===== flow/run.sh =====
#!/bin/bash
# the make line also repeats each setting of config.mk as NAME=value (left out here)
make -C /OpenROAD-flow-scripts/flow DESIGN_CONFIG=/design/flow/config.mk WORK_HOME=/design/flow/orfs CLKGATE_MAP_FILE= finish

===== flow/config.mk =====
export PLATFORM = sky130hd
export DESIGN_NAME = router_top
export DESIGN_NICKNAME = router_top
export VERILOG_FILES = /design/flow/design.v
export SDC_FILE = /design/flow/constraint.sdc
export NUM_CORES = 4
export LEC_CHECK = 0
export CAP_MARGIN = 20
export CORE_MARGIN = 2
export CORE_UTILIZATION = 66
export SETUP_SLACK_MARGIN = 0.86
export SLEW_MARGIN = 20

===== flow/constraint.sdc =====
create_clock -name core_clock -period 3.24 [get_ports {clock}]
set_input_delay 0.6480 -clock core_clock [delete_from_list [all_inputs] [get_ports {clock}]]
set_output_delay 0.6480 -clock core_clock [all_outputs]
set_load 0.01 [all_outputs]

===== flow/design.v =====
module router_fsm(input clock, resetn, pkt_valid, parity_done, soft_reset_0, soft_reset_1, soft_reset_2,
                        fifo_full, low_pkt_valid, fifo_empty_0, fifo_empty_1, fifo_empty_2,
                  input [1:0] data_in,
                  output busy, detect_add, ld_state, laf_state, full_state, write_enb_reg, rst_int_reg, lfd_state);
parameter Decode_Address = 3'b000, 
          Load_First_Data = 3'b001,
          Wait_Till_Empty = 3'b010,
          Load_Data = 3'b011,
          Check_Parity_Error = 3'b100,
          Load_Parity = 3'b101,
          Fifo_Full_State = 3'b110,
          Load_After_Full = 3'b111;
reg [2:0] state, next_state;
always @(posedge clock) begin
    if (!resetn) state <= Decode_Address;
    else if((soft_reset_0 && (data_in[1:0] == 0)) | (soft_reset_1 && (data_in[1:0] == 1)) | (soft_reset_2 && (data_in[1:0] == 2))) state <= Decode_Address;
    else state <= next_state; 
end
always @(*) begin
    case(state)
    Decode_Address : begin  
        if(pkt_valid & (data_in[1:0] == 0 & fifo_empty_0 | data_in[1:0] == 1 & fifo_empty_1 | data_in[1:0] == 2 & fifo_empty_2))
        begin
            next_state = Load_First_Data;
        end
        else if(pkt_valid & (data_in[1:0] == 0 & !fifo_empty_0 | data_in[1:0] == 1 & !fifo_empty_1 | data_in[1:0] == 2 & !fifo_empty_2))
        begin
            next_state = Wait_Till_Empty;
        end
        else next_state = Decode_Address;
    end
    Load_First_Data : next_state = Load_Data;  
    Wait_Till_Empty : begin  
        if( (fifo_empty_0 && (data_in[1:0] == 0)) || (fifo_empty_1 && (data_in[1:0] == 1)) || (fifo_empty_2 && (data_in[1:0] == 2)) ) begin
            next_state = Load_First_Data;
        end
        else next_state = Wait_Till_Empty;
    end
    Load_Data : begin  
        if(fifo_full) next_state = Fifo_Full_State;
        else if (!fifo_full & !pkt_valid) next_state = Load_Parity;
        else next_state = Load_Data;
    end
    Fifo_Full_State : begin  
        if(!fifo_full) next_state = Load_After_Full;
        else next_state = Fifo_Full_State;
    end
    Load_Parity : next_state = Check_Parity_Error;  
    Check_Parity_Error : begin  
        if(fifo_full) next_state= Fifo_Full_State;
        else next_state = Decode_Address;
    end
    Load_After_Full : begin  
        if (parity_done) next_state = Decode_Address;
        else if(low_pkt_valid) next_state = Load_Parity;
        else next_state = Load_Data;
    end
    endcase
end
assign detect_add = (state == Decode_Address);
assign lfd_state = (state == Load_First_Data);
assign busy = (state == Load_First_Data) || (state == Load_Parity) || (state == Fifo_Full_State) || (state == Load_After_Full) || (state == Wait_Till_Empty) || (state == Check_Parity_Error);
assign ld_state = (state == Load_Data)||(state == Load_Parity) ;
assign write_enb_reg = (state == Load_First_Data)|(state == Load_Data)||(state == Load_Parity);
assign full_state = (state == Fifo_Full_State);
assign laf_state = (state == Load_After_Full);  
assign rst_int_reg = (state == Check_Parity_Error);
endmodule
module router_reg(input clock, resetn, pkt_valid, fifo_full, rst_int_reg, detect_add, 
                        ld_state, laf_state, full_state, lfd_state, 
                  output reg parity_done, low_pkt_valid, err, 
                  input [7:0] data_in, output reg [7:0] dout);
reg [7:0] a,c,d,e;
reg [8:0] b [31:0];
reg [4:0] count_b,count_a ;
always@(posedge clock) begin
    if(!resetn) begin
        dout <= 8'd0;
        parity_done <= 1'b0;
        low_pkt_valid <= 1'b0;
        err <= 1'b0;
        count_b <= 0;
        count_a <= 0;
        c <= 8'd0;
        d <= 8'd0;
    end
    else begin
    parity_done <= ((ld_state & !fifo_full & !pkt_valid) | (laf_state & low_pkt_valid & !parity_done)) & !detect_add;
    low_pkt_valid <= (ld_state & !pkt_valid);
        if(pkt_valid) begin
            if(detect_add) begin
                dout <= data_in;
                c <= data_in;
            end
            else if(ld_state||lfd_state) begin
                if(full_state) begin
                    b[count_b] <= data_in;
                    count_b <= count_b + 1;
                end
                else if(!full_state) begin
                    if(laf_state) begin
                        dout <= b[count_a];
                        count_a <= count_a + 1;
                    end
                    else begin
                        c <= c^data_in;
                        dout <= data_in;
                    end
                end 
            end 
        end
        else begin
            d <= data_in;
            dout <= data_in;
        end
    end
err <= (c==d) ? 0 : 1 ;
end
endmodule
module router_sync(input detect_add, write_enb_reg, clock, resetn, 
                         read_enb_0, read_enb_1, read_enb_2,
                         empty_0, empty_1, empty_2, 
                         full_0, full_1, full_2, 
                   input [1:0] data_in,
                   output reg vld_out_0, vld_out_1, vld_out_2,
                   output reg soft_reset_0, soft_reset_1, soft_reset_2, 
                   output reg fifo_full,
                   output reg [2:0] write_enb);
reg [1:0] q;
reg [4:0] count0,count1,count2;
always@(posedge clock)begin
    if(detect_add) q <= data_in;
end
always@(*)begin
    vld_out_0 <= !empty_0;
    vld_out_1 <= !empty_1;
    vld_out_2 <= !empty_2;
    case(q)
    2'b00 : begin
            fifo_full = full_0;
            write_enb = {2'b00, write_enb_reg};
            end 
    2'b01 : begin
            fifo_full = full_1;
            write_enb = {1'b0, write_enb_reg,1'b0};
            end
    2'b10 : begin
            fifo_full = full_2;
            write_enb = {write_enb_reg, 2'b00};
            end
    default : begin
                fifo_full = 0;
                write_enb = 3'd0;
    end
    endcase
end
always@(posedge clock) begin
    if(!resetn)begin
        count0<=5'd0;
        count1<=5'd0;
        count2<=5'd0;
        soft_reset_0 <= 1'b0;
        soft_reset_1 <= 1'b0;
        soft_reset_2 <= 1'b0;
    end
    else begin
        soft_reset_0 <= 1'b0;
        soft_reset_1 <= 1'b0;
        soft_reset_2 <= 1'b0;
        if (vld_out_0 && !read_enb_0) begin
            if (count0 == 5'b11101) begin
                soft_reset_0 <= 1'b1;
                count0 <= 5'd0;
            end
            else count0 <= count0 + 1'b1;
        end
        else count0 <= 5'd0;
        if (vld_out_1 && !read_enb_1) begin
            if (count1 == 5'b11101) begin
                soft_reset_1 <= 1'b1;
                count1 <= 5'd0;
            end
            else count1 <= count1 + 1'b1;
        end
        else count1 <= 5'd0;
        if (vld_out_2 && !read_enb_2) begin
            if (count2 == 5'b11101) begin
                soft_reset_2 <= 1'b1;
                count2 <= 5'd0;
            end
            else count2 <= count2 + 1'b1;
        end
        else count2 <= 5'd0;
    end
end
endmodule
module router_fifo(input clock, resetn, write_enb, read_enb, soft_reset, lfd_state,
                   input [7:0] data_in, output full, empty, output [7:0] data_out);
reg [8:0] mem [0:15];
reg [3:0] rd_pointer, wr_pointer;
reg [8:0] packet_out;
wire [8:0]packet;
reg [6:0] length;
reg [4:0] status_count;
assign empty = (status_count == 0 ) ? 1'b1 : 1'b0 ;
assign full = (status_count == 5'd16) ? 1'b1 : 1'b0 ;
assign packet[7:0] = data_in[7:0];
assign packet[8] = lfd_state;
assign data_out = resetn ?  packet_out[7:0] : 8'd0;
always@(posedge clock) begin
    if(!resetn || soft_reset) status_count <= 5'd0;
    else if(full == 1'b0 && write_enb & empty == 1'b0 && read_enb) status_count <= status_count;
    else if (full == 1'b0 && write_enb) status_count <= status_count + 1'b1;
    else if(empty == 1'b0 && read_enb ) status_count <= status_count - 1'b1;
    else status_count <= status_count;
end
always@(posedge clock) begin
    if(!resetn || soft_reset) begin  
        wr_pointer <= 4'd0;
    end
    else if(full == 1'b0 && write_enb) begin  
            mem[wr_pointer[3:0]] <= packet;
            wr_pointer <= wr_pointer + 1'b1;
    end
end
always@(posedge clock) begin
    if(!resetn || soft_reset) begin  
        rd_pointer <= 4'd0;
        packet_out <= 9'd0;
    end
    else begin 
        if(empty == 1'b0 && read_enb ) begin  
                packet_out <= mem[rd_pointer[3:0]];
                rd_pointer <= rd_pointer + 1'b1;
        end
        if (length == 0 && (empty || !mem[rd_pointer[3:0]][8])) packet_out <= 9'd0;
    end
end
always@(posedge clock)begin
    if (!resetn || soft_reset) begin
        length <= 0;
    end
    else if(empty == 1'b0 && read_enb ) begin
        if(mem[rd_pointer[3:0]][8])begin
                length <= mem[rd_pointer[3:0]][7:2] + 1'b1;
        end
        else if (length != 0)  begin
                length <= length - 1'b1;
        end
    end
end
endmodule
module router_top(input clock, resetn, read_enb_0, read_enb_1, read_enb_2, pkt_valid,
                  input [7:0] data_in, output [7:0] data_out_0, data_out_1, data_out_2,
                  output valid_out_0, valid_out_1, valid_out_2, error, busy);
wire parity_done,detect_add;
wire ld_state, laf_state, full_state, write_enb_reg, rst_int_reg, lfd_state;
wire [2:0] fifo_empty, full,w_enb, write_enb, soft_reset_temp;
wire fifo_full,low_pkt_valid,soft_reset_0,soft_reset_1,soft_reset_2;
wire [7:0] dout;
wire read_enb_temp[2:0];
wire [7:0] data_out_temp[2:0];
assign soft_reset_temp[0] = soft_reset_0;
assign soft_reset_temp[1] = soft_reset_1;
assign soft_reset_temp[2] = soft_reset_2;
assign read_enb_temp[0] = read_enb_0;
assign read_enb_temp[1] = read_enb_1;
assign read_enb_temp[2] = read_enb_2;
assign data_out_0 = data_out_temp[0];
assign data_out_1 = data_out_temp[1];
assign data_out_2 = data_out_temp[2];
router_fsm dut1(.clock(clock),
                .resetn(resetn),
                .pkt_valid(pkt_valid),
                .parity_done(parity_done),
                .soft_reset_0(soft_reset_0),
                .soft_reset_1(soft_reset_1),
                .soft_reset_2(soft_reset_2),
                .fifo_full(fifo_full),
                .low_pkt_valid(low_pkt_valid),
                .fifo_empty_0(fifo_empty[0]),
                .fifo_empty_1(fifo_empty[1]),
                .fifo_empty_2(fifo_empty[2]),
                .data_in(data_in[1:0]),
                .busy(busy),
                .detect_add(detect_add),
                .ld_state(ld_state),
                .laf_state(laf_state),
                .full_state(full_state),
                .write_enb_reg(write_enb_reg),
                .rst_int_reg(rst_int_reg),
                .lfd_state(lfd_state));
router_reg dut2(.clock(clock),
                .resetn(resetn),
                .pkt_valid(pkt_valid),
                .fifo_full(fifo_full),
                .detect_add(detect_add),
                .ld_state(ld_state),
                .laf_state(laf_state),
                .full_state(full_state),
                .rst_int_reg(rst_int_reg),
                .lfd_state(lfd_state),
                .parity_done(parity_done),
                .low_pkt_valid(low_pkt_valid),
                .err(error),
                .data_in(data_in),
                .dout(dout));
router_sync dut3(.clock(clock),
                .resetn(resetn),
                .detect_add(detect_add),
                .read_enb_0(read_enb_0),
                .read_enb_1(read_enb_1),
                .read_enb_2(read_enb_2),
                .write_enb_reg(write_enb_reg),
                .empty_0(fifo_empty[0]),
                .empty_1(fifo_empty[1]),
                .empty_2(fifo_empty[2]),
                .full_0(full[0]),
                .full_1(full[1]),
                .full_2(full[2]),
                .data_in(data_in[1:0]),
                .vld_out_0(valid_out_0),
                .vld_out_1(valid_out_1),
                .vld_out_2(valid_out_2),
                .soft_reset_0(soft_reset_0),
                .soft_reset_1(soft_reset_1),
                .soft_reset_2(soft_reset_2),
                .fifo_full(fifo_full),
                .write_enb(w_enb));
genvar x;
generate for (x= 0 ; x<3 ; x = x+1)
begin:fifo
	router_fifo f(.clock(clock),
                  .resetn(resetn), 
                  .soft_reset(soft_reset_temp[x]),
	              .lfd_state(lfd_state),
                  .write_enb(w_enb[x]),
                  .data_in(dout), 
                  .read_enb(read_enb_temp[x]),
	              .full(full[x]), 
                  .empty(fifo_empty[x]), 
                  .data_out(data_out_temp[x]));
end
endgenerate	
endmodule

==> qor.yml, run 1 <==
power_and_ir_drop:
  power.switching_mw: 8.23
  vdd_drop_max_v: 0.000593
  clock_power_mw: 9.19
  power_per_cell_area_mw_per_mm2: 719
  netSwitchingFraction_pct: 28.0
  power.share.clock_pct: 31.3
  p_seq_share_pct: 44.0
  p_int_mw: 21.1
  maxPowerGroup: "sequential cells"
  pwr-share-comb_pct: 24.8
  leakage_nw: 13.4
  powerSeq_mw: 12.9
  pg_comb_mw: 7.27
clock_network:
  cts_buffers: 83
  cts_buffer_depth: 3
  cts_tree: "done"
  cts_hold_buf: 0
  htreeDepth: 3
  worst_skew_pair.late_latency_ns: 0.62
  clkSlewWorstSetupHoldPaths_ns: 0.06
  cts.root.buffer_cell: "clkbuf_16"
  clock-sinks: 854
logic_synthesis:
  synthCells: 2048
  synth.area.mux_share_pct: 14.4
  yosysUniqueCellTypes: 66
  simple_gate_share_pct: 6.88
  yosys_area_mm2: 0.0344
  edf_count: 690
  top_cells_by_area: "edfxtp_1 60%, mux4_2 12%, dfxtp_1 9.5%"
  synth_nets: 2109
  common_cells: "690 x edfxtp_1, 189 x nor2_1, 178 x mux4_2, 164 x dfxtp_1, 139 x nand2_1"
  adder_share_pct: 1.78
  flop_cell: "edfxtp_1"
  largest_area_cell: "edfxtp_1"
  top_logic_kind: "multiplexers"
  yosys_cells: 2048
  synthXorXnorAreaFrac_pct: 1.83
  compound_area_share_pct: 3.59
  top_cell: "edfxtp_1"
  syn_area_mm2: 0.0344
  async_reset_ff_share_pct: 0
  yosys_warnings: 5
  syn_area_per_cell_um2: 16.8
  ys_ff: 854
  yosys.area.top_type_share_pct: 60.2
  ys_seq_share_pct: 69.8
worst_setup_path:
  critPathSlowestCell: "or4_4"
  r2r_start: "dut3.q[0]"
  path_cells: "or4_4, nor2_4, inv_2, buf_6"
  critPathCapture: "valid_out_0"
  crit_path_end_kind: "primary output"
  cpLargestDelayFamily: "simple AND/OR/NAND/NOR gates"
  cp-start-kind: "register"
  critPathRequiredTime_ns: 2.59
  max_stage_delay_ns: 0.58
  crit_fanout: 5
  reg2reg_slack_ns: 0.80
  r2r_end: "fifo[2].f.status_count[4]"
  criticalPathCategory: "register to primary output"
  worstPathArrival_ns: 1.86
  crit_start: "fifo[0].f.status_count[0]"
  reg2regPathDepth: 10
  cp_num_buf_inv: 2
  cp.depth: 4
timing:
  fin_crit_ns: 2.51
  maxSlewHeadroom_pct: 27.1
  holdWs_ns: 0.447
  setup_tns_ns: 0
  slew_viol_final: 0
  hold_violations: 0
  setup_viol: 0
  worst_slack_ns: 0.731
  finClkSkew_ns: 0.0302
  grt_setup_unrepaired: "true"
  fmax_mhz: 399
  worstMarginPinSlew_ns: 1.09
  fin_crit_sh_pct: 77.4
routing:
  viasPerCell: 6.49
  drc: 0
  vias: 19850
  first_pass_iters: 5
  postRouteWirelength_um: 83000
  drt-initial-drc-count: 2223
  ant_nets: 0
  routed_wire_length_per_instance_um: 27.1
die:
  coreArea_mm2: 0.0514
  pin_count: 43
  die_y_um: 232
  fp_util_pct: 66.9
  chipArea_mm2: 0.0540
  row_count: 83
  die_x_um: 232
global_routing:
  grt_util_met1_pct: 43.1
  grt_pass1_vias: 19385
  overflow: 0
  grt_start_max_net_pins: 51
  top_usage_layer: "met2"
  track_usage_pct: 30.5
  met2_usage_pct: 48.6
  grt_pass1_wl_um: 120000
  antenna_found_initial: 6
  grtUsageMet3_pct: 6.57
flow_run:
  warning_count: 49
  cap_violations: 0
worst_hold_path:
  hold_end: "fifo[1].f.packet_out[6]"
  min_path_type: "register to register"
  hold_depth: 2
  min_from: "fifo[1].f.packet_out[6]"
run_status:
  status: "timing/DRC/antenna clean"
layout:
  syn_to_final_growth_pct: 18.7
  final_nets: 2371
  n_fill_cell: 2713
placement:
  io_buffers: 42
  place.gp.congestion: 0.838
  dpl_worst_slack_ns: 0.176
  dp_hpwl_um: 48600
==> area by class of cell <==
type	count	area, µm²	share of cell area, %
well taps	680	851	2.08
multi-input cells	1061	10500	25.8
clock inverters	35	238	0.582
diodes	4	10.0	0.0245
inverters	49	188	0.460
clock buffers	116	2330	5.70
flip-flops and latches	854	24100	59.0
repair buffers	261	2590	6.36
==> per-layer routing <==
metal,up-vias,part of all wire (%)
met3,148,9.1
met1,10130,39
met4,4,2.7
met2,1030,49
li1,8538,-
met5,-,0.025
==> timing repair <==
| action | in CTS | in global routing |
|---|---|---|
| gates cloned | 2 | 12 |
| endpoints found under the hold margin | 0 | 0 |
| buffers inserted | 48 | 45 |
| pin swaps | 18 | 43 |
| resized | 112 | 111 |
| endpoints found under the setup margin | 242 | 394 |
==> per-stage QoR <==
step / instances / util [%] / power (mW) / area [µm²]
CTS: 2999 / 77.5 / 28.6 / 39800
global placement: 2798 / 71.0 / 18.5 / 36500
finish: 3060 / 79.4 / 29.4 / 40800
detailed placement: 2798 / 71.0 / 18.7 / 36500
floorplan: 2048 / - / 17.0 / 34700
global route: 3058 / 79.4 / 30.4 / 40800
==> run 2: changes to the inputs <==
- CORE_UTILIZATION: 66 -> 70
- CTS_CLUSTER_SIZE: not set -> 14
- PLACE_DENSITY_LB_ADDON: not set -> 0.11
- SETUP_SLACK_MARGIN: 0.86 -> 0.6
- clock period: 3.24 -> 2.09 ns (I/O delays scaled with it)
==> run 2 against run 1 <==
Against the previous run: the layout now fails its checks (negative setup slack); worst hold slack got worse by 0.041 ns; via count up 30%; combinational power increased by 140%; largest power group unchanged; cell count up 8.1%; synthesized cell count stayed put; first-iteration DRC count up 110%; register-to-register slack lost 1.7 ns; clock skew is 0.015 ns higher; sequential power increased by 55%; non-clock buffer count rose by 254; setup slack worse by 1.6 ns.
==> qor.yml, run 2 <==
logic_synthesis:
  synth_nets: 2109
  top_cells_by_area: "edfxtp_1 60%, mux4_2 12%, dfxtp_1 9.5%"
  ys_seq_share_pct: 69.8
  yosys_cells: 2048
  yosys.area.top_type_share_pct: 60.2
  yosys_area_mm2: 0.0344
  syn_area_per_cell_um2: 16.8
  edf_count: 690
  syn_area_mm2: 0.0344
  yosys_warnings: 5
  synthXorXnorAreaFrac_pct: 1.83
  adder_share_pct: 1.78
  compound_area_share_pct: 3.59
  largest_area_cell: "edfxtp_1"
  top_cell: "edfxtp_1"
  synth.area.mux_share_pct: 14.4
  simple_gate_share_pct: 6.88
  ys_ff: 854
  async_reset_ff_share_pct: 0
  common_cells: "690 x edfxtp_1, 189 x nor2_1, 178 x mux4_2, 164 x dfxtp_1, 139 x nand2_1"
  top_logic_kind: "multiplexers"
  synthCells: 2048
  yosysUniqueCellTypes: 66
  flop_cell: "edfxtp_1"
worst_setup_path:
  reg2reg_slack_ns: -0.87
  reg2regPathDepth: 10
  worstPathArrival_ns: 3.52
  cpLargestDelayFamily: "AND-OR/OR-AND gates"
  crit_path_end_kind: "register"
  critPathCapture: "fifo[1].f.status_count[4]"
  criticalPathCategory: "register to register"
  critPathRequiredTime_ns: 2.65
  crit_fanout: 3
  cp-start-kind: "register"
  cp_num_buf_inv: 2
  r2r_end: "fifo[1].f.status_count[4]"
  max_stage_delay_ns: 0.54
  cp.depth: 10
  path_cells: "inv_2, a2111oi_4, inv_4, fa_2, a21o_1, a21oi_2, nor2b_1, a22oi_2, xor2_1, nor2_1"
  r2r_start: "dut3.q[0]"
  crit_start: "dut3.q[0]"
  critPathSlowestCell: "edfxtp_1"
worst_hold_path:
  hold_depth: 3
  hold_end: "dut2.count_b[2]"
  min_from: "resetn"
  min_path_type: "input port to register"
timing:
  worst_slack_ns: -0.870
  maxSlewHeadroom_pct: 32.8
  fin_crit_ns: 2.96
  slew_viol_final: 0
  fmax_mhz: 338
  hold_violations: 0
  finClkSkew_ns: 0.0454
  grt_setup_unrepaired: "true"
  worstMarginPinSlew_ns: 1.01
  setup_tns_ns: -181.10
  holdWs_ns: 0.406
  fin_crit_sh_pct: 142
  setup_viol: 653
layout:
  syn_to_final_growth_pct: 30.9
  final_nets: 2632
  fin_cells: 3309
routing:
  drc: 0
  first_pass_iters: 7
  routed_wire_length_per_instance_um: 39.9
  postRouteWirelength_um: 132000
  ant_nets: 0
  drt-initial-drc-count: 4622
  vias: 25861
  viasPerCell: 7.82
die:
  die_x_um: 226
  pin_count: 43
  coreArea_mm2: 0.0487
  row_count: 81
  fp_util_pct: 70.6
  die_y_um: 226
  chipArea_mm2: 0.0509
placement:
  io_buffers: 42
  place.gp.congestion: 0.906
  numPlacedInstances: 2991
  dp_hpwl_um: 54500
run_status:
  failed_layout_checks: "negative setup slack"
  status: "failed layout checks"
power_and_ir_drop:
  leakage_nw: 15.3
  p_seq_share_pct: 37.8
  power.share.clock_pct: 29.8
  vdd_drop_max_v: 0.00112
  fin_total_pwr_mw: 52.9
  maxPowerGroup: "sequential cells"
  power.switching_mw: 17.4
  clock_power_mw: 15.8
  power_per_cell_area_mw_per_mm2: 1180
  p_int_mw: 35.5
  pwr-share-comb_pct: 32.4
  powerSeq_mw: 20.0
  netSwitchingFraction_pct: 32.9
  pg_comb_mw: 17.1
global_routing:
  grt_start_max_net_pins: 50
  grt_pass1_wl_um: 159000
  overflow: 0
  antenna_found_initial: 3
  grt_pass1_vias: 23760
  track_usage_pct: 43.8
clock_network:
  clock-sinks: 854
  worst_skew_pair.late_latency_ns: 0.68
  cts_buffer_depth: 3
  cts_tree: "done"
  cts_hold_buf: 0
  cts_buffers: 83
  clkSlewWorstSetupHoldPaths_ns: 0.07
  cts.root.buffer_cell: "clkbuf_16"
  htreeDepth: 3
flow_run:
  cap_violations: 0
  warning_count: 47
[run 2: layout make-up]
class	count	area (µm²)
clock buffers	121	2430
flip-flops and latches	854	24100
well taps	664	831
clock inverters	35	278
repair buffers	515	5770
multi-input cells	1068	11500
diodes	3	7.51
fillers	1206	3710
inverters	49	205
[run 2: metrics by stage]
step                worst slack [ns]  utilization [%]  cell area, µm²
floorplan                     -0.322                -           35100
global placement              -0.505             80.1           39000
detailed placement            -0.588             80.1           39000
CTS                           -0.303             89.5           43600
global route                  -0.856             92.4           45000
finish                        -0.870             92.4           45000
[run 2: what timing repair did]
item | CTS | global route
gates cloned | 20 | 5
resized | 275 | 214
endpoints found under the setup margin | 869 | 870
hold endpoints to repair | 0 | 0
pin swaps | 109 | 108
buffers inserted | 75 | 59
[run 2: per-layer routing]
metal | wire, µm | GRT usage (%) | part of all wire [%] | vias up
met5 | 13 | 0 | 0.0098 | -
met1 | 38100 | 55.9 | 29 | 12290
li1 | - | - | - | 9053
met4 | 14000 | 23.6 | 11 | 2
met2 | 59900 | 71.2 | 45 | 3435
met3 | 20100 | 9.61 | 15 | 1081
==> run 3: changes to the inputs <==
- CORE_UTILIZATION: 70 -> 72
- CTS_CLUSTER_SIZE: 14 -> 15
- PLACE_DENSITY_LB_ADDON: 0.11 -> 0.04
- SETUP_SLACK_MARGIN: 0.6 -> 0.78
- clock period: 2.09 -> 2.71 ns (I/O delays scaled with it)
==> run 3 against run 2 <==
Against the previous run: the run now finishes clean; design area is 5.8% lower; critical path depth is 1 higher; setup slack better by 0.98 ns; non-clock buffer count is 218 lower; combinational power is 38% lower; sequential share of layout area is 3.4 points higher; cell count is 8.4% lower; worst hold slack worse by 0.063 ns; die area is 2.7% lower; maximum frequency is 14% higher; critical path type unchanged.
==> qor.yml, run 3 <==
routing:
  first_pass_iters: 6
  postRouteWirelength_um: 103000
  ant_nets: 0
  viasPerCell: 7.26
  routed_wire_length_per_instance_um: 34.0
  drt-initial-drc-count: 3508
  drc: 0
  vias: 22002
timing:
  hold_violations: 0
  setup_viol: 0
  worst_slack_ns: 0.112
  grt_setup_unrepaired: "true"
  maxSlewHeadroom_pct: 39.6
  slew_viol_final: 0
  setup_tns_ns: 0
  fin_crit_ns: 2.60
  fin_crit_sh_pct: 95.9
  fmax_mhz: 385
  finClkSkew_ns: 0.0224
  holdWs_ns: 0.343
  worstMarginPinSlew_ns: 0.906
power_and_ir_drop:
  leakage_nw: 14.2
  fin_total_pwr_mw: 37.6
  netSwitchingFraction_pct: 30.3
  vdd_drop_max_v: 0.000925
  maxPowerGroup: "sequential cells"
  powerSeq_mw: 15.4
  power.share.clock_pct: 30.9
  power.switching_mw: 11.4
  pwr-share-comb_pct: 28.1
  p_int_mw: 26.2
  power_per_cell_area_mw_per_mm2: 887
  clock_power_mw: 11.6
  p_seq_share_pct: 41.0
  pg_comb_mw: 10.6
layout:
  seq_area_mm2: 0.0241
  stdcell_area_mm2: 0.0424
  final_util_pct: 89.4
  syn_to_final_growth_pct: 23.3
  fin_cells: 3032
  comb_area_mm2: 0.0113
  final_nets: 2408
  n_fill_cell: 1598
worst_setup_path:
  cpLargestDelayFamily: "AND-OR/OR-AND gates"
  r2r_start: "dut3.q[0]"
  criticalPathCategory: "register to register"
  crit_path_end_kind: "register"
  path_cells: "buf_4, a2111oi_4, buf_6, inv_4, ha_4, nor2b_1, o21ai_2, a21oi_1, a21oi_2, xnor2_1, nor2_1"
  crit_start: "dut3.q[0]"
  critPathSlowestCell: "edfxtp_1"
  cp-start-kind: "register"
  r2r_end: "fifo[0].f.status_count[4]"
  reg2reg_slack_ns: 0.11
  worstPathArrival_ns: 3.11
  reg2regPathDepth: 11
  cp_num_buf_inv: 3
  critPathRequiredTime_ns: 3.23
  max_stage_delay_ns: 0.45
  critPathCapture: "fifo[0].f.status_count[4]"
  crit_fanout: 3
  cp.depth: 11
logic_synthesis:
  syn_area_per_cell_um2: 16.8
  ys_ff: 854
  largest_area_cell: "edfxtp_1"
  synth.area.mux_share_pct: 14.4
  simple_gate_share_pct: 6.88
  compound_area_share_pct: 3.59
  synthCells: 2048
  top_logic_kind: "multiplexers"
  common_cells: "690 x edfxtp_1, 189 x nor2_1, 178 x mux4_2, 164 x dfxtp_1, 139 x nand2_1"
  synth_nets: 2109
  edf_count: 690
  flop_cell: "edfxtp_1"
  yosys_cells: 2048
  ys_seq_share_pct: 69.8
  adder_share_pct: 1.78
  yosysUniqueCellTypes: 66
  synthXorXnorAreaFrac_pct: 1.83
  yosys.area.top_type_share_pct: 60.2
  top_cell: "edfxtp_1"
  yosys_warnings: 5
  yosys_area_mm2: 0.0344
  async_reset_ff_share_pct: 0
  top_cells_by_area: "edfxtp_1 60%, mux4_2 12%, dfxtp_1 9.5%"
  syn_area_mm2: 0.0344
clock_network:
  cts_tree: "done"
  clock-sinks: 854
  worst_skew_pair.late_latency_ns: 0.64
  cts_buffers: 82
  cts_buffer_depth: 3
  cts.root.buffer_cell: "clkbuf_16"
  clkSlewWorstSetupHoldPaths_ns: 0.07
  htreeDepth: 3
placement:
  numPlacedInstances: 2720
  placed_area_mm2: 0.0369
  place.gp.congestion: 0.888
  dp_hpwl_um: 49900
  io_buffers: 42
  dpl_worst_slack_ns: -0.149
die:
  pin_count: 43
  row_count: 80
  die_y_um: 223
  chipArea_mm2: 0.0495
  coreArea_mm2: 0.0474
  die_x_um: 223
  fp_util_pct: 72.5
global_routing:
  grt_pass1_vias: 20585
  overflow: 0
  antenna_found_initial: 6
  grt_pass1_wl_um: 134000
  track_usage_pct: 37.3
  grt_start_max_net_pins: 65
worst_hold_path:
  min_from: "resetn"
  hold_depth: 3
  hold_end: "dut2.low_pkt_valid"
  min_path_type: "input port to register"
flow_run:
  warning_count: 48
  cap_violations: 0
run_status:
  status: "timing/DRC/antenna clean"
## run 3: layer usage
metal	vias up	track usage (%)	wire length, µm
li1	8578	-	-
met1	10956	53.1	34400
met2	2024	60.0	50200
met3	440	6.53	12500
met4	4	13.0	6200
met5	-	0	21
## run 3: what timing repair did
| item | CTS | global route |
|---|---|---|
| buffers inserted | 68 | 76 |
| pin swaps | 44 | 82 |
| gates cloned | 5 | 9 |
| resized | 160 | 178 |
| hold buffers | 0 | 0 |
| setup endpoints to repair | 803 | 821 |
## run 3: final cells by class
cell class,count,area share [%]
antenna,1,0.00590
clock buffer,114,5.54
clock inverter,39,0.761
inverter,49,0.463
multi-input combinational,1063,26.7
sequential,854,56.8
tap,615,1.81
timing repair buffer,297,7.96
==> run 4: changes to the inputs <==
- CELL_PAD_IN_SITES_DETAIL_PLACEMENT: not set -> 0
- CELL_PAD_IN_SITES_GLOBAL_PLACEMENT: not set -> 0
- CTS_CLUSTER_DIAMETER: not set -> 393
- CTS_CLUSTER_SIZE: 15 -> 22
- GPL_ROUTABILITY_DRIVEN: not set -> 0
- PLACE_DENSITY_LB_ADDON: 0.04 -> 0.0
- SETUP_SLACK_MARGIN: 0.78 -> 0.68
- SLEW_MARGIN: 20 -> 40
- clock period: 2.71 -> 2.74 ns (I/O delays scaled with it)
==> run 4 against run 3 <==
Against the previous run: the layout now fails its checks (negative setup slack); area after synthesis unchanged; flip-flop count unchanged; synthesized cell count unchanged; worst hold slack better by 0.068 ns; design area down 2.2%; combinational power about the same; cell count down 1.2%; clock skew up 0.011 ns; non-clock buffer count up 33; power down 12%; die area unchanged; critical path depth down 2; largest cell class unchanged; highest routed layer is now met4.
==> qor.yml, run 4 <==
run_status:
  status: "failed layout checks"
  failed_layout_checks: "negative setup slack"
clock_network:
  clock-sinks: 854
  htreeDepth: 2
  clkSlewWorstSetupHoldPaths_ns: 0.10
  cts_tree: "done"
  cts_buffer_depth: 3
  cts_buffers: 44
  cts.root.buffer_cell: "clkbuf_16"
  worst_skew_pair.late_latency_ns: 0.62
placement:
  numPlacedInstances: 2742
  io_buffers: 42
  dp_hpwl_um: 50000
  dpl_worst_slack_ns: -0.139
worst_setup_path:
  cp.depth: 9
  cp-start-kind: "register"
  path_cells: "buf_12, buf_16, mux4_2, a22oi_2, nand2_2, ha_4, nor2_2, a31o_2, a211oi_2"
  cp_num_buf_inv: 2
  reg2regPathDepth: 9
  critPathRequiredTime_ns: 3.19
  max_stage_delay_ns: 0.52
  r2r_end: "fifo[1].f.length[1]"
  crit_fanout: 6
  critPathSlowestCell: "mux4_2"
  reg2reg_slack_ns: -0.04
  critPathCapture: "fifo[1].f.length[1]"
  worstPathArrival_ns: 3.23
  cpLargestDelayFamily: "AND-OR/OR-AND gates"
  crit_path_end_kind: "register"
  criticalPathCategory: "register to register"
worst_hold_path:
  min_path_type: "input port to register"
  hold_end: "dut3.soft_reset_0"
  hold_depth: 3
  min_from: "resetn"
timing:
  maxSlewHeadroom_pct: 38.4
  grt_setup_unrepaired: "true"
  hold_violations: 0
  fin_crit_ns: 2.78
  setup_viol: 1
  slew_viol_final: 0
  worst_slack_ns: -0.0407
  fmax_mhz: 360
  fin_crit_sh_pct: 101
  worstMarginPinSlew_ns: 0.916
  finClkSkew_ns: 0.0336
die:
  fp_util_pct: 72.5
  coreArea_mm2: 0.0474
  die_x_um: 223
  row_count: 80
  die_y_um: 223
  pin_count: 43
  chipArea_mm2: 0.0495
power_and_ir_drop:
  vdd_drop_max_v: 0.000695
  power.switching_mw: 10.3
  p_int_mw: 22.7
  leakage_nw: 13.7
  power_per_cell_area_mw_per_mm2: 795
  maxPowerGroup: "sequential cells"
  pwr-share-comb_pct: 31.8
  power.share.clock_pct: 22.1
  clock_power_mw: 7.29
  powerSeq_mw: 15.2
  netSwitchingFraction_pct: 31.3
  p_seq_share_pct: 46.1
  pg_comb_mw: 10.5
global_routing:
  grt_start_max_net_pins: 65
  overflow: 0
  grt_pass1_vias: 20402
  antenna_found_initial: 0
  track_usage_pct: 35.8
  grt_pass1_wl_um: 131000
logic_synthesis:
  yosys_cells: 2048
  edf_count: 690
  syn_area_per_cell_um2: 16.8
  synthCells: 2048
  async_reset_ff_share_pct: 0
  simple_gate_share_pct: 6.88
  yosys_area_mm2: 0.0344
  yosys_warnings: 5
  ys_seq_share_pct: 69.8
  top_cells_by_area: "edfxtp_1 60%, mux4_2 12%, dfxtp_1 9.5%"
  top_logic_kind: "multiplexers"
  synth.area.mux_share_pct: 14.4
  compound_area_share_pct: 3.59
  common_cells: "690 x edfxtp_1, 189 x nor2_1, 178 x mux4_2, 164 x dfxtp_1, 139 x nand2_1"
  flop_cell: "edfxtp_1"
  yosys.area.top_type_share_pct: 60.2
  yosysUniqueCellTypes: 66
  adder_share_pct: 1.78
  ys_ff: 854
  largest_area_cell: "edfxtp_1"
  synth_nets: 2109
  syn_area_mm2: 0.0344
  synthXorXnorAreaFrac_pct: 1.83
  top_cell: "edfxtp_1"
flow_run:
  cap_violations: 0
  warning_count: 47
routing:
  viasPerCell: 7.29
  first_pass_iters: 6
  routed_wire_length_per_instance_um: 33.1
  drt-initial-drc-count: 3963
  postRouteWirelength_um: 99000
  drc: 0
  vias: 21830
  ant_nets: 0
layout:
  fin_cells: 2996
  final_nets: 2409
  syn_to_final_growth_pct: 20.5
## run 4: cell type report
type / instances / area [µm²]
sequential: 854 / 24100
multi-input combinational: 1069 / 11400
fill: 1783 / 5990
timing repair buffer: 330 / 3730
clock buffer: 77 / 1250
tap: 615 / 769
inverter: 49 / 193
clock inverter: 1 / 30.0
antenna: 1 / 2.50
## run 4: layer usage
metal / vias to the layer above / share of wire, % / GRT usage, %
met2: 2000 / 49 / 59.0
met3: 418 / 13 / 5.26
met4: 0 / 5.3 / 11.9
met1: 10865 / 33 / 50.5
met5: - / 0 / 0
li1: 8547 / - / -
## run 4: per-stage QoR
step	instance area [µm²]	hold WS, ns	TNS [ns]	power, mW	utilization, %
4_1_cts	40200	0.382	0	31.1	84.7
2_1_floorplan	35000	0.431	0	20.1	-
6_report	41500	0.411	-0.0407	33.0	87.4
5_1_grt	41500	0.412	-0.0492	33.8	87.4
3_3_place_gp	36800	0.441	-1.20	22.0	77.7
3_5_place_dp	36800	0.443	-5.92	22.3	77.7
## run 4: timing repair
| item | 4_1_cts | 5_1_grt |
|---|---|---|
| setup buffers | 93 | 41 |
| endpoints found under the hold margin | 0 | 0 |
| pin swaps | 92 | 70 |
| hold buffers | 0 | 0 |
| cloned | 21 | 20 |
| gates resized | 303 | 173 |
| setup endpoints to repair | 761 | 770 |
==> run 5: changes to the inputs <==
- CAP_MARGIN: 20 -> 25
- CELL_PAD_IN_SITES_DETAIL_PLACEMENT: 0 -> not set
- CELL_PAD_IN_SITES_GLOBAL_PLACEMENT: 0 -> 1
- CORE_UTILIZATION: 72 -> 37
- CTS_CLUSTER_DIAMETER: 393 -> 174
- CTS_CLUSTER_SIZE: 22 -> not set
- GPL_ROUTABILITY_DRIVEN: 0 -> 1
- GPL_TIMING_DRIVEN: not set -> 0
- PLACE_DENSITY_LB_ADDON: 0.0 -> 0.3
- SETUP_SLACK_MARGIN: 0.68 -> not set
- SLEW_MARGIN: 40 -> 5
- TNS_END_PERCENT: not set -> 75
- clock period: 2.74 -> 2.22 ns (I/O delays scaled with it)
==> run 5 against run 4 <==
Against the previous run: the layout still fails its checks (negative setup slack); combinational power rose by 5%; synthesized cell count unchanged; count of clock-buffer cells in the layout increased by 40; clock power rose by 110%; via count shrank 11%; sequential power up 23%; design area grew 5.4%; global-route usage shrank 18 points; critical path depth grew 2; flip-flop count is the same; area after synthesis did not move.
==> qor.yml, run 5 <==
timing:
  fmax_mhz: 404
  finClkSkew_ns: 0.0367
  grt_setup_unrepaired: "true"
  worstMarginPinSlew_ns: 1.03
  maxSlewHeadroom_pct: 31.3
  fin_crit_sh_pct: 111
  fin_crit_ns: 2.47
  worst_slack_ns: -0.253
  slew_viol_final: 0
  setup_viol: 164
  hold_violations: 0
  holdWs_ns: 0.250
run_status:
  status: "failed layout checks"
  failed_layout_checks: "negative setup slack"
clock_network:
  htreeDepth: 3
  clkSlewWorstSetupHoldPaths_ns: 0.06
  worst_skew_pair.late_latency_ns: 0.66
  cts_hold_buf: 0
  clock-sinks: 854
  cts_buffer_depth: 3
  cts.root.buffer_cell: "clkbuf_16"
  cts_tree: "done"
  cts_buffers: 92
routing:
  dr_wl_met2_um: 41000
  routed_wire_length_per_instance_um: 23.1
  top_layer_used: "met5"
  wl_met1_um: 37000
  n_antenna_cell: 0
  vias: 19536
  route.met3.wl_um: 5000
  drc: 0
  ant_nets: 0
  drt-initial-drc-count: 1779
  postRouteWirelength_um: 85700
  viasPerCell: 5.27
  first_pass_iters: 5
worst_setup_path:
  cp-start-kind: "register"
  cp_num_buf_inv: 2
  path_cells: "nor3_4, a2111oi_4, clkbuf_8, inv_6, fa_2, a21o_1, a21oi_2, nor3b_2, a21oi_1, xnor2_1, nor2_1"
  reg2reg_slack_ns: -0.25
  crit_fanout: 4
  r2r_start: "dut1.state[4]"
  critPathCapture: "fifo[2].f.status_count[4]"
  criticalPathCategory: "register to register"
  r2r_end: "fifo[2].f.status_count[4]"
  max_stage_delay_ns: 0.51
  worstPathArrival_ns: 2.98
  critPathRequiredTime_ns: 2.73
  crit_start: "dut1.state[4]"
  cp.depth: 11
  reg2regPathDepth: 11
  cpLargestDelayFamily: "AND-OR/OR-AND gates"
  critPathSlowestCell: "a2111oi_4"
  crit_path_end_kind: "register"
power_and_ir_drop:
  power_per_cell_area_mw_per_mm2: 1040
  fin_total_pwr_mw: 45.4
  clock_power_mw: 15.6
  vdd_drop_max_v: 0.000606
  powerSeq_mw: 18.7
  pg_comb_mw: 11.0
  maxPowerGroup: "sequential cells"
  pwr-share-comb_pct: 24.2
  power.share.clock_pct: 34.5
  leakage_nw: 14.2
  p_int_mw: 32.7
  netSwitchingFraction_pct: 28.0
  p_seq_share_pct: 41.3
  power.switching_mw: 12.7
logic_synthesis:
  yosys_cells: 2048
  ys_ff: 854
  synth_nets: 2109
  common_cells: "690 x edfxtp_1, 189 x nor2_1, 178 x mux4_2, 164 x dfxtp_1, 139 x nand2_1"
  synthXorXnorAreaFrac_pct: 1.83
  compound_area_share_pct: 3.59
  synth.area.mux_share_pct: 14.4
  ys_seq_share_pct: 69.8
  top_cells_by_area: "edfxtp_1 60%, mux4_2 12%, dfxtp_1 9.5%"
  synthCells: 2048
  yosysUniqueCellTypes: 66
  largest_area_cell: "edfxtp_1"
  flop_cell: "edfxtp_1"
  top_logic_kind: "multiplexers"
  async_reset_ff_share_pct: 0
  yosys.area.top_type_share_pct: 60.2
  yosys_area_mm2: 0.0344
  syn_area_per_cell_um2: 16.8
  simple_gate_share_pct: 6.88
  syn_area_mm2: 0.0344
  edf_count: 690
  adder_share_pct: 1.78
  top_cell: "edfxtp_1"
  yosys_warnings: 5
worst_hold_path:
  hold_depth: 4
  min_from: "pkt_valid"
  hold_end: "dut1.state[0]"
  min_path_type: "input port to register"
global_routing:
  overflow: 0
  grt_pass1_vias: 19721
  grt_start_max_net_pins: 50
  track_usage_pct: 17.8
  grt_pass1_wl_um: 126000
  antenna_found_initial: 4
layout:
  final_nets: 2448
  stdcell_area_mm2: 0.0437
  final_util_pct: 47.5
  syn_to_final_growth_pct: 27.0
die:
  chipArea_mm2: 0.0954
  die_y_um: 309
  coreArea_mm2: 0.0919
  row_count: 111
  fp_util_pct: 37.4
  die_x_um: 309
  pin_count: 43
flow_run:
  warning_count: 47
  cap_violations: 0
placement:
  io_buffers: 40
  place.gp.congestion: 0.783
  dp_hpwl_um: 54200
  placed_area_mm2: 0.0370
==> run 5: per-layer routing <==
metal,vias up,GRT usage [%]
li1,8712,-
met4,6,5.85
met3,161,3.32
met2,594,28.8
met1,10063,24.3
met5,-,0
==> run 5: repair_timing <==
| item | CTS | global route |
|---|---|---|
| endpoints found under the setup margin | 811 | 627 |
| pin swaps | 64 | 89 |
| gates resized | 366 | 157 |
| setup buffers | 75 | 91 |
| cloned | 14 | 5 |
==> run 5: cell type report <==
cell class / count / area (µm²)
fillers: 7770 / 48200
repair buffers: 239 / 2760
clock inverters: 56 / 612
flip-flops and latches: 854 / 24100
clock buffers: 117 / 2530
multi-input cells: 1068 / 11200
well taps: 1243 / 1560
inverters: 49 / 193
plain buffers: 83 / 810
==> run 5: through the flow <==
step	instances	TNS (ns)	setup WS, ns
floorplan	2048	-32.30	-0.197
global placement	3331	-901.48	-1.90
detailed placement	3356	-766.34	-1.34
CTS	3616	-31.85	-0.287
global route	3709	-32.31	-0.366
finish	3709	-7.27	-0.253
==> run 6: changes to the inputs <==
- CAP_MARGIN: 25 -> 20
- CELL_PAD_IN_SITES_GLOBAL_PLACEMENT: 1 -> not set
- CORE_UTILIZATION: 37 -> 70
- CTS_CLUSTER_DIAMETER: 174 -> 389
- CTS_CLUSTER_SIZE: not set -> 14
- GPL_ROUTABILITY_DRIVEN: 1 -> not set
- GPL_TIMING_DRIVEN: 0 -> not set
- PLACE_DENSITY_LB_ADDON: 0.3 -> not set
- SETUP_SLACK_MARGIN: not set -> -0.17
- SLEW_MARGIN: 5 -> 20
- TNS_END_PERCENT: 75 -> not set
- clock period: 2.22 -> 2.08 ns (I/O delays scaled with it)
==> run 6 against run 5 <==
Against the previous run: still fails the layout checks on negative setup slack; clock skew decreased by 0.0087 ns; non-clock buffer count rose by 86; design area shrank 4.9%; first-iteration DRC count grew 55%; critical path type unchanged; power decreased by 0.22%; wire length up 3.5%; utilization rose by 38 points; clock power fell by 21%; largest cell class unchanged.
==> qor.yml, run 6 <==
run_status:
  status: "failed layout checks"
  failed_layout_checks: "negative setup slack"
logic_synthesis:
  yosys_warnings: 5
  top_cell: "edfxtp_1"
  largest_area_cell: "edfxtp_1"
  synthCells: 2048
  yosys.area.top_type_share_pct: 60.2
  synth.area.mux_share_pct: 14.4
  yosysUniqueCellTypes: 66
  yosys_cells: 2048
  ys_ff: 854
  syn_area_mm2: 0.0344
  syn_area_per_cell_um2: 16.8
  async_reset_ff_share_pct: 0
  adder_share_pct: 1.78
  edf_count: 690
  top_logic_kind: "multiplexers"
  top_cells_by_area: "edfxtp_1 60%, mux4_2 12%, dfxtp_1 9.5%"
  common_cells: "690 x edfxtp_1, 189 x nor2_1, 178 x mux4_2, 164 x dfxtp_1, 139 x nand2_1"
  flop_cell: "edfxtp_1"
  synthXorXnorAreaFrac_pct: 1.83
  synth_nets: 2109
  compound_area_share_pct: 3.59
  simple_gate_share_pct: 6.88
  yosys_area_mm2: 0.0344
  ys_seq_share_pct: 69.8
worst_hold_path:
  min_from: "resetn"
  hold_end: "dut3.soft_reset_1"
  min_path_type: "input port to register"
  hold_depth: 3
power_and_ir_drop:
  netSwitchingFraction_pct: 29.1
  powerSeq_mw: 19.9
  pwr-share-comb_pct: 28.5
  power.switching_mw: 13.2
  p_int_mw: 32.1
  p_seq_share_pct: 44.0
  pg_comb_mw: 12.9
  clock_power_mw: 12.4
  leakage_nw: 13.9
  maxPowerGroup: "sequential cells"
  fin_total_pwr_mw: 45.3
  power.share.clock_pct: 27.5
  vdd_drop_max_v: 0.00119
  power_per_cell_area_mw_per_mm2: 1090
routing:
  ant_nets: 0
  postRouteWirelength_um: 88800
  drt-initial-drc-count: 2750
  drc: 0
  first_pass_iters: 6
  routed_wire_length_per_instance_um: 28.0
  n_antenna_cell: 0
  viasPerCell: 6.64
  vias: 21013
worst_setup_path:
  cp_num_buf_inv: 2
  reg2regPathDepth: 8
  crit_path_end_kind: "register"
  path_common_cell: "mux4_2"
  reg2reg_slack_ns: -0.34
  critPathSlowestCell: "mux4_2"
  path_cells: "buf_8, buf_16, mux4_2, mux4_2, mux2i_2, nand2_1, o21ai_2, o22ai_1"
  cp.depth: 8
  r2r_end: "dut2.dout[6]"
  critPathCapture: "dut2.dout[6]"
  critPathRequiredTime_ns: 2.59
  criticalPathCategory: "register to register"
  cp-start-kind: "register"
  cpLargestDelayFamily: "multiplexers"
  worstPathArrival_ns: 2.93
  crit_fanout: 8
  max_stage_delay_ns: 0.55
global_routing:
  grt_pass1_wl_um: 129000
  track_usage_pct: 34.9
  grt_pass1_vias: 20883
  overflow: 0
  grt_start_max_net_pins: 50
  antenna_found_initial: 0
timing:
  grt_setup_unrepaired: "true"
  worst_slack_ns: -0.337
  fin_crit_ns: 2.42
  hold_violations: 0
  worstMarginPinSlew_ns: 0.883
  fmax_mhz: 414
  finClkSkew_ns: 0.0280
  holdWs_ns: 0.131
  maxSlewHeadroom_pct: 41.1
  setup_viol: 347
  slew_viol_final: 0
  fin_crit_sh_pct: 116
  setup_tns_ns: -18.79
die:
  die_y_um: 226
  row_count: 81
  fp_util_pct: 70.6
  chipArea_mm2: 0.0509
  coreArea_mm2: 0.0487
  pin_count: 43
  die_x_um: 226
clock_network:
  clock-sinks: 854
  cts_tree: "done"
  cts_buffer_depth: 3
  cts.root.buffer_cell: "clkbuf_16"
  cts_buffers: 70
  htreeDepth: 3
  clkSlewWorstSetupHoldPaths_ns: 0.07
  worst_skew_pair.late_latency_ns: 0.63
flow_run:
  cap_violations: 0
  warning_count: 49
layout:
  syn_to_final_growth_pct: 20.7
  fin_cells: 3165
  n_fill_cell: 2092
  final_nets: 2504
placement:
  place.gp.congestion: 0.884
  numPlacedInstances: 2981
  io_buffers: 42
  dp_hpwl_um: 52200
-- run 6: area by class of cell --
type / count / area [µm²] / area share, %
Clock inverter: 7 / 97.6 / 0.235
Sequential cell: 854 / 24100 / 57.9
Inverter: 49 / 190 / 0.458
Timing Repair Buffer: 408 / 3870 / 9.33
Tap cell: 664 / 831 / 2.00
Multi-Input combinational cell: 1060 / 10500 / 25.4
Clock buffer: 123 / 1950 / 4.70
-- run 6: per-stage QoR --
step / setup slack (ns) / utilization, % / cell area (µm²)
CTS: -0.274 / 84.1 / 41000
detailed placement: -0.544 / 78.4 / 38200
global route: -0.403 / 85.2 / 41500
global placement: -0.594 / 78.4 / 38200
finish: -0.337 / 85.2 / 41500
floorplan: -0.337 / - / 34600
-- run 6: what timing repair did --
item	in CTS	in global routing
gates resized	133	125
cloned	8	2
setup endpoints to repair	72	230
setup buffers	33	42
pin swaps	28	78
hold buffers	0	0
-- run 6: routing by layer --
| layer | up-vias | track usage (%) | wire (µm) |
|---|---|---|---|
| li1 | 8734 | - | - |
| met5 | - | 0 | 0 |
| met2 | 1491 | 55.7 | 43100 |
| met4 | 0 | 14.1 | 3980 |
| met1 | 10507 | 48.4 | 32100 |
| met3 | 281 | 6.60 | 9570 |
==> run 7: changes to the inputs <==
- CAP_MARGIN: 20 -> 5
- CELL_PAD_IN_SITES_GLOBAL_PLACEMENT: not set -> 1
- CORE_UTILIZATION: 70 -> 40
- CTS_CLUSTER_DIAMETER: 389 -> 365
- CTS_CLUSTER_SIZE: 14 -> not set
- GPL_ROUTABILITY_DRIVEN: not set -> 0
- PLACE_DENSITY_LB_ADDON: not set -> 0.3
- SETUP_SLACK_MARGIN: -0.17 -> not set
- SLEW_MARGIN: 20 -> 5
- clock period: 2.08 -> 2.22 ns (I/O delays scaled with it)
==> run 7 against run 6 <==
Against the previous run: non-clock buffer count is 13 higher; cell count is 17% higher; setup slack better by 0.20 ns; the layout still fails its checks (negative setup slack); sequential share of layout area is 2.7 points lower; utilization is 34 points lower; global-route usage is 16 points lower; critical path type is now register to primary output; clock skew is 0.0013 ns higher.
==> qor.yml, run 7 <==
run_status:
  status: "failed layout checks"
  failed_layout_checks: "negative setup slack"
power_and_ir_drop:
  pwr-share-comb_pct: 25.9
  powerSeq_mw: 18.7
  p_seq_share_pct: 40.6
  leakage_nw: 14.6
  power.switching_mw: 12.9
  maxPowerGroup: "sequential cells"
  p_int_mw: 33.1
  clock_power_mw: 15.4
  pg_comb_mw: 11.9
  fin_total_pwr_mw: 46.0
  power.share.clock_pct: 33.6
  power_per_cell_area_mw_per_mm2: 1060
  vdd_drop_max_v: 0.000625
  netSwitchingFraction_pct: 28.0
worst_setup_path:
  cp-start-kind: "register"
  cp.depth: 4
  crit_path_end_kind: "primary output"
  path_cells: "or4_4, nor2_4, inv_4, buf_6"
  crit_start: "fifo[0].f.status_count[1]"
  reg2regPathDepth: 11
  crit_fanout: 3
  cp_num_buf_inv: 2
  r2r_start: "dut3.q[0]"
  max_stage_delay_ns: 0.56
  r2r_end: "fifo[1].f.status_count[4]"
  critPathRequiredTime_ns: 1.78
  worstPathArrival_ns: 1.92
  critPathCapture: "valid_out_0"
  reg2reg_slack_ns: -0.11
  critPathSlowestCell: "or4_4"
  cpLargestDelayFamily: "simple AND/OR/NAND/NOR gates"
  criticalPathCategory: "register to primary output"
logic_synthesis:
  yosysUniqueCellTypes: 66
  compound_area_share_pct: 3.59
  adder_share_pct: 1.78
  yosys_area_mm2: 0.0344
  top_logic_kind: "multiplexers"
  ys_ff: 854
  edf_count: 690
  yosys_cells: 2048
  flop_cell: "edfxtp_1"
  synthCells: 2048
  top_cell: "edfxtp_1"
  synthXorXnorAreaFrac_pct: 1.83
  synth.area.mux_share_pct: 14.4
  syn_area_per_cell_um2: 16.8
  async_reset_ff_share_pct: 0
  yosys.area.top_type_share_pct: 60.2
  ys_seq_share_pct: 69.8
  syn_area_mm2: 0.0344
  top_cells_by_area: "edfxtp_1 60%, mux4_2 12%, dfxtp_1 9.5%"
  yosys_warnings: 5
  synth_nets: 2109
  simple_gate_share_pct: 6.88
  common_cells: "690 x edfxtp_1, 189 x nor2_1, 178 x mux4_2, 164 x dfxtp_1, 139 x nand2_1"
  largest_area_cell: "edfxtp_1"
timing:
  setup_tns_ns: -1.18
  fin_crit_ns: 2.36
  grt_setup_unrepaired: "true"
  fin_crit_sh_pct: 106
  fmax_mhz: 424
  hold_violations: 0
  setup_viol: 22
  slew_viol_final: 0
  maxSlewHeadroom_pct: 43.2
  worstMarginPinSlew_ns: 0.852
  worst_slack_ns: -0.141
  finClkSkew_ns: 0.0293
clock_network:
  cts_tree: "done"
  cts_hold_buf: 0
  htreeDepth: 3
  worst_skew_pair.late_latency_ns: 0.65
  clkSlewWorstSetupHoldPaths_ns: 0.06
  cts_buffers: 93
  cts_buffer_depth: 3
  cts.root.buffer_cell: "clkbuf_16"
  clock-sinks: 854
routing:
  routed_wire_length_per_instance_um: 22.5
  n_antenna_cell: 0
  vias: 19679
  viasPerCell: 5.31
  first_pass_iters: 8
  drt-initial-drc-count: 1821
  ant_nets: 0
  drc: 0
  postRouteWirelength_um: 83500
die:
  row_count: 107
  fp_util_pct: 40.4
  coreArea_mm2: 0.0851
  die_y_um: 297
  pin_count: 43
  die_x_um: 297
  chipArea_mm2: 0.0884
worst_hold_path:
  min_from: "resetn"
  hold_end: "dut3.soft_reset_1"
  min_path_type: "input port to register"
  hold_depth: 3
placement:
  placed_area_mm2: 0.0390
  io_buffers: 42
  dp_hpwl_um: 54200
flow_run:
  cap_violations: 0
  warning_count: 47
global_routing:
  antenna_found_initial: 0
  overflow: 0
  track_usage_pct: 18.7
  grt_pass1_wl_um: 126000
  grt_start_max_net_pins: 50
  grt_pass1_vias: 20219
layout:
  n_fill_cell: 6953
  stdcell_area_mm2: 0.0436
  syn_to_final_growth_pct: 26.6
  final_nets: 2540
[run 7: area by class of cell]
| type | instances | area (µm²) | area share (%) |
|---|---|---|---|
| Tap cell | 1144 | 1430 | 3.29 |
| Clock inverter | 53 | 564 | 1.30 |
| Inverter | 49 | 200 | 0.460 |
| Sequential cell | 854 | 24100 | 55.2 |
| Clock buffer | 122 | 2530 | 5.80 |
| Multi-Input combinational cell | 1060 | 10600 | 24.3 |
| Timing Repair Buffer | 421 | 4210 | 9.67 |
[run 7: timing repair]
action,4_1_cts,5_1_grt
pin swaps,46,47
resized,175,126
buffers inserted,37,22
setup endpoints to repair,139,291
gates cloned,7,3
[run 7: per-layer routing]
layer  routed length (µm)  share of wire (%)  vias to the layer above  GRT usage [%]
met2                40500                 49                      569           30.6
met4                 1730                2.1                        0           4.88
met5                    0                  0                        -              0
li1                     -                  -                     8863              -
met1                36700                 44                    10122           26.2
met3                 4530                5.4                      125           2.91
[run 7: per-stage QoR]
step                hold slack (ns)  instances  setup slack, ns  util (%)
global placement              0.440       3468           -0.236      45.8
global route                  0.127       3703           -0.261      51.2
CTS                           0.108       3685           -0.178      50.5
floorplan                     0.431       2048           -0.197         -
detailed placement            0.445       3468           -0.211      45.8
finish                        0.151       3703           -0.141      51.2
==> run 8: changes to the inputs <==
- CAP_MARGIN: 5 -> 20
- CELL_PAD_IN_SITES_GLOBAL_PLACEMENT: 1 -> not set
- CORE_UTILIZATION: 40 -> 60
- CTS_CLUSTER_DIAMETER: 365 -> not set
- CTS_CLUSTER_SIZE: not set -> 98
- GPL_ROUTABILITY_DRIVEN: 0 -> not set
- PLACE_DENSITY_LB_ADDON: 0.3 -> 0.0
- SLEW_MARGIN: 5 -> 20
- clock period: 2.22 -> 2.27 ns (I/O delays scaled with it)
==> run 8 against run 7 <==
Against the previous run: the layout still fails its checks (negative setup slack); power is 5.5% lower; area after synthesis is the same; first-iteration DRC count is 0.99% lower; utilization rose by 23 points; design area down 3.2%; critical path type is now register to register; largest power group unchanged; highest routed layer is now met5.
==> qor.yml, run 8 <==
run_status:
  status: "failed layout checks"
  failed_layout_checks: "negative setup slack"
timing:
  worst_slack_ns: -0.126
  fin_crit_sh_pct: 106
  finClkSkew_ns: 0.0181
  slew_viol_final: 0
  maxSlewHeadroom_pct: 42.8
  setup_viol: 16
  hold_violations: 0
  worstMarginPinSlew_ns: 0.858
  fin_crit_ns: 2.40
  grt_setup_unrepaired: "true"
  fmax_mhz: 417
power_and_ir_drop:
  power.share.clock_pct: 31.8
  clock_power_mw: 13.8
  p_int_mw: 31.3
  vdd_drop_max_v: 0.000776
  power.switching_mw: 12.2
  p_seq_share_pct: 41.9
  leakage_nw: 14.2
  powerSeq_mw: 18.2
  netSwitchingFraction_pct: 28.0
  maxPowerGroup: "sequential cells"
  fin_total_pwr_mw: 43.5
  power_per_cell_area_mw_per_mm2: 1030
  pwr-share-comb_pct: 26.3
  pg_comb_mw: 11.4
die:
  fp_util_pct: 60.9
  pin_count: 43
  die_x_um: 243
  die_y_um: 243
  coreArea_mm2: 0.0565
  row_count: 87
  chipArea_mm2: 0.0593
logic_synthesis:
  syn_area_mm2: 0.0344
  synthXorXnorAreaFrac_pct: 1.83
  edf_count: 690
  yosys_cells: 2048
  synth.area.mux_share_pct: 14.4
  adder_share_pct: 1.78
  yosys_warnings: 5
  yosys.area.top_type_share_pct: 60.2
  yosys_area_mm2: 0.0344
  top_cells_by_area: "edfxtp_1 60%, mux4_2 12%, dfxtp_1 9.5%"
  synth_nets: 2109
  top_logic_kind: "multiplexers"
  synthCells: 2048
  common_cells: "690 x edfxtp_1, 189 x nor2_1, 178 x mux4_2, 164 x dfxtp_1, 139 x nand2_1"
  compound_area_share_pct: 3.59
  largest_area_cell: "edfxtp_1"
  ys_ff: 854
  top_cell: "edfxtp_1"
  flop_cell: "edfxtp_1"
  async_reset_ff_share_pct: 0
  syn_area_per_cell_um2: 16.8
  yosysUniqueCellTypes: 66
  simple_gate_share_pct: 6.88
  ys_seq_share_pct: 69.8
routing:
  postRouteWirelength_um: 82900
  vias: 19958
  first_pass_iters: 5
  ant_nets: 0
  viasPerCell: 6.11
  drt-initial-drc-count: 1803
  routed_wire_length_per_instance_um: 25.4
  drc: 0
layout:
  final_nets: 2501
  fin_cells: 3269
  syn_to_final_growth_pct: 22.6
  stdcell_area_mm2: 0.0422
clock_network:
  clock-sinks: 854
  htreeDepth: 3
  cts_buffer_depth: 3
  cts_hold_buf: 0
  cts_buffers: 84
  clkSlewWorstSetupHoldPaths_ns: 0.06
  cts.root.buffer_cell: "clkbuf_16"
  cts_tree: "done"
  worst_skew_pair.late_latency_ns: 0.63
worst_setup_path:
  reg2reg_slack_ns: -0.13
  cp.depth: 8
  r2r_end: "dut2.dout[0]"
  cpLargestDelayFamily: "multiplexers"
  criticalPathCategory: "register to register"
  path_common_cell: "mux4_2"
  critPathCapture: "dut2.dout[0]"
  path_cells: "buf_4, buf_12, mux4_2, mux4_2, mux2i_4, nand2_1, o21ai_0, o22ai_1"
  max_stage_delay_ns: 0.57
  cp-start-kind: "register"
  worstPathArrival_ns: 2.89
  reg2regPathDepth: 8
  critPathRequiredTime_ns: 2.77
  critPathSlowestCell: "mux4_2"
  crit_fanout: 7
  crit_path_end_kind: "register"
  cp_num_buf_inv: 2
global_routing:
  grt_pass1_vias: 19827
  grt_start_max_net_pins: 50
  grt_pass1_wl_um: 122000
  overflow: 0
  antenna_found_initial: 3
  track_usage_pct: 27.9
flow_run:
  warning_count: 47
  cap_violations: 0
placement:
  place.gp.congestion: 0.837
  dp_hpwl_um: 52600
  numPlacedInstances: 3050
  placed_area_mm2: 0.0382
  io_buffers: 42
worst_hold_path:
  hold_depth: 4
  min_path_type: "input port to register"
  hold_end: "dut3.soft_reset_1"
  min_from: "resetn"
## run 8: layout make-up
cell class	instances	area, µm²
diodes	1	2.50
clock inverters	43	460
flip-flops and latches	854	24000
well taps	756	946
repair buffers	391	3830
clock buffers	115	2270
inverters	49	186
fillers	3353	14300
multi-input cells	1060	10400
## run 8: stage by stage
| step | util (%) | hold WS [ns] | worst slack (ns) | setup TNS, ns |
|---|---|---|---|---|
| 2_1_floorplan | - | 0.431 | -0.147 | -23.81 |
| 3_3_place_gp | 67.6 | 0.439 | -0.403 | -90.19 |
| 3_5_place_dp | 67.6 | 0.443 | -0.405 | -94.65 |
| 4_1_cts | 73.5 | 0.345 | -0.105 | -0.953 |
| 5_1_grt | 74.6 | 0.371 | -0.166 | -2.71 |
| 6_report | 74.6 | 0.377 | -0.126 | -0.809 |
## run 8: repair_timing
action | in CTS | in global routing
setup buffers | 24 | 30
pin swaps | 29 | 60
endpoints found under the setup margin | 79 | 109
gates resized | 109 | 102
gates cloned | 6 | 7
## run 8: routing by layer
layer  global-route usage (%)  up-vias  wire (µm)
li1                         -     8766          -
met1                     40.1    10249      34100
met2                     44.1      799      40200
met3                     5.68      142       6400
met4                     8.16        2       2160
met5                        0        -          8
==> run 9: changes to the inputs <==
- CAP_MARGIN: 20 -> 25
- CELL_PAD_IN_SITES_DETAIL_PLACEMENT: not set -> 1
- CELL_PAD_IN_SITES_GLOBAL_PLACEMENT: not set -> 1
- CORE_UTILIZATION: 60 -> 48
- CTS_CLUSTER_DIAMETER: not set -> 317
- CTS_CLUSTER_SIZE: 98 -> 17
- PLACE_DENSITY_LB_ADDON: 0.0 -> 0.13
- SLEW_MARGIN: 20 -> 30
- clock period: 2.27 -> 2.6 ns (I/O delays scaled with it)
==> run 9 against run 8 <==
Against the previous run: the run now finishes clean; first-iteration DRC count is 15% lower; utilization is 20 points lower; sequential share of layout area is 4.2 points higher; wire length is 2.0% lower; global-route usage is 5.5 points lower; highest routed layer unchanged.
==> qor.yml, run 9 <==
power_and_ir_drop:
  p_seq_share_pct: 49.3
  pg_comb_mw: 7.79
  pwr-share-comb_pct: 24.1
  power.switching_mw: 9.23
  power.share.clock_pct: 26.6
  leakage_nw: 12.8
  clock_power_mw: 8.58
  maxPowerGroup: "sequential cells"
  power_per_cell_area_mw_per_mm2: 822
  p_int_mw: 23.1
  powerSeq_mw: 15.9
  vdd_drop_max_v: 0.000599
  netSwitchingFraction_pct: 28.6
logic_synthesis:
  edf_count: 690
  top_cells_by_area: "edfxtp_1 60%, mux4_2 12%, dfxtp_1 9.5%"
  top_logic_kind: "multiplexers"
  flop_cell: "edfxtp_1"
  syn_area_mm2: 0.0344
  yosys.area.top_type_share_pct: 60.2
  yosys_cells: 2048
  ys_seq_share_pct: 69.8
  yosys_area_mm2: 0.0344
  simple_gate_share_pct: 6.88
  async_reset_ff_share_pct: 0
  adder_share_pct: 1.78
  synth_nets: 2109
  compound_area_share_pct: 3.59
  yosysUniqueCellTypes: 66
  synth.area.mux_share_pct: 14.4
  synthXorXnorAreaFrac_pct: 1.83
  ys_ff: 854
  syn_area_per_cell_um2: 16.8
  largest_area_cell: "edfxtp_1"
  synthCells: 2048
  common_cells: "690 x edfxtp_1, 189 x nor2_1, 178 x mux4_2, 164 x dfxtp_1, 139 x nand2_1"
  top_cell: "edfxtp_1"
  yosys_warnings: 5
placement:
  io_buffers: 42
  place.gp.congestion: 0.827
  placed_area_mm2: 0.0375
  dp_hpwl_um: 55400
clock_network:
  cts_tree: "done"
  htreeDepth: 2
  clkSlewWorstSetupHoldPaths_ns: 0.08
  cts_buffers: 56
  cts_buffer_depth: 3
  worst_skew_pair.late_latency_ns: 0.64
  clock-sinks: 854
  cts.root.buffer_cell: "clkbuf_16"
routing:
  postRouteWirelength_um: 81300
  routed_wire_length_per_instance_um: 24.9
  ant_nets: 0
  viasPerCell: 5.72
  drc: 0
  first_pass_iters: 5
  drt-initial-drc-count: 1537
  n_antenna_cell: 0
  vias: 18699
layout:
  seq_area_mm2: 0.0240
  stdcell_area_mm2: 0.0393
  n_fill_cell: 6527
  final_util_pct: 55.1
  comb_area_mm2: 0.00993
  final_nets: 2331
  syn_to_final_growth_pct: 14.1
timing:
  hold_violations: 0
  setup_viol: 0
  grt_setup_unrepaired: "true"
  slew_viol_final: 0
  fmax_mhz: 401
  fin_crit_sh_pct: 96.0
  maxSlewHeadroom_pct: 40.9
  worstMarginPinSlew_ns: 0.883
  fin_crit_ns: 2.50
  finClkSkew_ns: 0.0317
global_routing:
  track_usage_pct: 22.4
  grt_start_max_net_pins: 65
  antenna_found_initial: 3
  grt_pass1_wl_um: 125000
  overflow: 0
  grt_pass1_vias: 19696
worst_setup_path:
  max_stage_delay_ns: 0.57
  cp_num_buf_inv: 2
  reg2reg_slack_ns: 0.11
  cpLargestDelayFamily: "simple AND/OR/NAND/NOR gates"
  criticalPathCategory: "register to primary output"
  critPathRequiredTime_ns: 2.08
  critPathCapture: "valid_out_2"
  reg2regPathDepth: 7
  worstPathArrival_ns: 1.98
  crit_start: "fifo[2].f.status_count[1]"
  crit_path_end_kind: "primary output"
  crit_fanout: 5
  critPathSlowestCell: "or4_4"
  cp-start-kind: "register"
  r2r_end: "dut2.dout[5]"
  cp.depth: 4
  path_cells: "or4_4, nor2_4, inv_2, clkdlybuf4s15_1"
die:
  pin_count: 43
  coreArea_mm2: 0.0712
  chipArea_mm2: 0.0738
  die_y_um: 272
  fp_util_pct: 48.3
  row_count: 98
  die_x_um: 272
run_status:
  status: "timing/DRC/antenna clean"
worst_hold_path:
  hold_depth: 2
  min_path_type: "input port to register"
  min_from: "data_in[1]"
  hold_end: "dut2.b[17][1]"
flow_run:
  cap_violations: 0
  warning_count: 47
[run 9: repair_timing]
action	in CTS	in global routing
gates resized	25	24
hold endpoints to repair	0	0
hold buffers	0	0
pin swaps	1	4
setup endpoints to repair	6	11
setup buffers	1	3
cloned	0	0
[run 9: final cells by class]
class,instances,share of cell area [%]
clock inverters,3,0.0861
repair buffers,249,5.79
flip-flops and latches,854,61.3
inverters,49,0.469
multi-input cells,1060,25.3
clock buffers,103,4.07
well taps,950,3.03
[run 9: metal layers]
metal	routed length (µm)	GRT usage [%]	share of wire [%]	up-vias
met4	1800	5.05	2.2	4
met2	39200	36.4	48	421
met5	18	0	0.022	-
met3	3750	3.41	4.6	106
met1	36500	32.3	45	9770
li1	-	-	-	8398
[run 9: metrics by stage]
step                cells  setup slack [ns]  hold WS, ns  total power [mW]  setup TNS, ns
detailed placement   3159           -0.0721        0.444              23.9          -2.05
global placement     3159            0.0112        0.443              23.7              0
floorplan            2048           -0.0755        0.431              21.0         -0.126
CTS                  3266         -0.000728        0.375              32.5      -0.000728
finish               3268             0.104        0.418              32.3              0
global route         3268           -0.0153        0.401              33.8        -0.0261
Power figures rest on the tool's default switching activity, not on a simulated workload.
